Design MOTOR_TOP, start of the top module:
module MOTOR_TOP#(   
    parameter C_AXI_ID_WIDTH       = 4,         
    parameter C_AXI_ADDR_WIDTH     = 16,        
    parameter C_AXI_DATA_WIDTH     = 64,        
    parameter C_AXI_NBURST_SUPPORT = 1'b0,      
    parameter C_AXI_BURST_TYPE     = 2'b00,     
    parameter WATCH_DOG_WIDTH      = 12,         
    parameter C_ADDR_SUMOFFSET     =   32'h0000_1000,
    parameter C_ADDR_MOTOR2ETH     =   32'h0000_0000,       
    parameter C_ADDR_ETH2MOTOR     =   32'hE000_0000    
)(    
    input                               sys_clk,
    input                               sys_rst,
   	output                            	saxi_wready,  
   	input [C_AXI_ID_WIDTH-1:0]        	saxi_wid,     
   	input [C_AXI_ADDR_WIDTH-1:0]      	saxi_waddr,   
   	input [7:0]                       	saxi_wlen,    
   	input [2:0]                       	saxi_wsize,   
   	input [1:0]                       	saxi_wburst,  
   	input [1:0]                       	saxi_wlock,   
   	input [3:0]                       	saxi_wcache,  
   	input [2:0]                       	saxi_wprot,   
   	input                             	saxi_wvalid,  
   	output                            	saxi_wd_wready,   
   	input [C_AXI_DATA_WIDTH-1:0]      	saxi_wd_wdata,     
   	input [C_AXI_DATA_WIDTH/8-1:0]    	saxi_wd_wstrb,     
   	input                             	saxi_wd_wlast,     
   	input                             	saxi_wd_wvalid,    
   	output  [C_AXI_ID_WIDTH-1:0]      	saxi_wb_bid,      
   	output  [1:0]                     	saxi_wb_bresp,    
  ...
export LEC_CHECK = 0
export CAP_MARGIN = 20
export CELL_PAD_IN_SITES_DETAIL_PLACEMENT = 1
export CORE_ASPECT_RATIO = 1.7
export CORE_MARGIN = 2
export CORE_UTILIZATION = 36
export MIN_ROUTING_LAYER = met2
export PLACE_DENSITY_LB_ADDON = 0.12
export SETUP_SLACK_MARGIN = 1.18
export SLEW_MARGIN = 20
create_clock -name core_clock -period 12.5 [get_ports {sys_clk}]
run.sh (not shown) runs the stock make flow with config.mk's settings and CLKGATE_MAP_FILE=.
The first run completed with no timing, DRC or antenna violations.
Next try:
==> flow/config.mk (replaced) <==
export PLATFORM = sky130hd
export DESIGN_NAME = MOTOR_TOP
export DESIGN_NICKNAME = MOTOR_TOP
export VERILOG_FILES = /design/flow/design.v
export SDC_FILE = /design/flow/constraint.sdc
export NUM_CORES = 4
export LEC_CHECK = 0
export CAP_MARGIN = 20
export CORE_MARGIN = 2
export CORE_UTILIZATION = 40
export SLEW_MARGIN = 20
==> flow/constraint.sdc (replaced) <==
create_clock -name core_clock -period 10.0 [get_ports {sys_clk}]
set_input_delay 2.0000 -clock core_clock [delete_from_list [all_inputs] [get_ports {sys_clk}]]
set_output_delay 2.0000 -clock core_clock [all_outputs]
set_load 0.01 [all_outputs]
Power went up by 28%.
Wire length is lower by 19%.
Global-route usage went down by 13 points.
Via count came out lower by 29%.
Final cell count goes down by 2.0%.
Next try:
--- a/flow/config.mk
+++ b/flow/config.mk
@@ -8,4 +8,5 @@
 export CAP_MARGIN = 20
 export CORE_MARGIN = 2
-export CORE_UTILIZATION = 40
+export CORE_UTILIZATION = 65
+export CTS_CLUSTER_DIAMETER = 217
 export SLEW_MARGIN = 20
==> flow/constraint.sdc (replaced) <==
create_clock -name core_clock -period 6.33 [get_ports {sys_clk}]
set_input_delay 1.2660 -clock core_clock [delete_from_list [all_inputs] [get_ports {sys_clk}]]
set_output_delay 1.2660 -clock core_clock [all_outputs]
set_load 0.01 [all_outputs]
- The new run finished clean
- clock skew is higher by 0.0076 ns
- cell count came out lower by 8.0%
- design area went down by 1.5%
- power climbs by 58%
- sequential power rises by 58%
- routed wire length came out lower by 4.9%
- die area shrinks by 38%
- worst setup slack loses 1.0 ns
- global-route usage is higher by 10 points
- area after synthesis does not change
- utilization came out higher by 28 points
Next try:
--- a/flow/config.mk
+++ b/flow/config.mk
@@ -8,5 +8,6 @@
 export CAP_MARGIN = 20
 export CORE_MARGIN = 2
-export CORE_UTILIZATION = 65
-export CTS_CLUSTER_DIAMETER = 217
+export CORE_UTILIZATION = 40
+export MIN_ROUTING_LAYER = met2
+export SETUP_SLACK_MARGIN = -0.86
 export SLEW_MARGIN = 20
==> flow/constraint.sdc (replaced) <==
create_clock -name core_clock -period 10.0 [get_ports {sys_clk}]
set_input_delay 2.0000 -clock core_clock [delete_from_list [all_inputs] [get_ports {sys_clk}]]
set_output_delay 2.0000 -clock core_clock [all_outputs]
set_load 0.01 [all_outputs]
The changed run passed the timing, DRC and antenna checks.
Design area rises slightly.
Via count rises by a quarter to a third.
Count of clock-buffer cells in the layout falls by 1.
Power falls by a quarter to a third.
First-iteration DRC count rises to 2.5 times its value.
Worst hold slack barely changes.
Sequential power falls by well over a third.
Non-clock buffer count rises by 2.
Global-route usage rises by 1.3 points.
Synthesized area is unchanged.
Power and IR drop assume default switching activity.
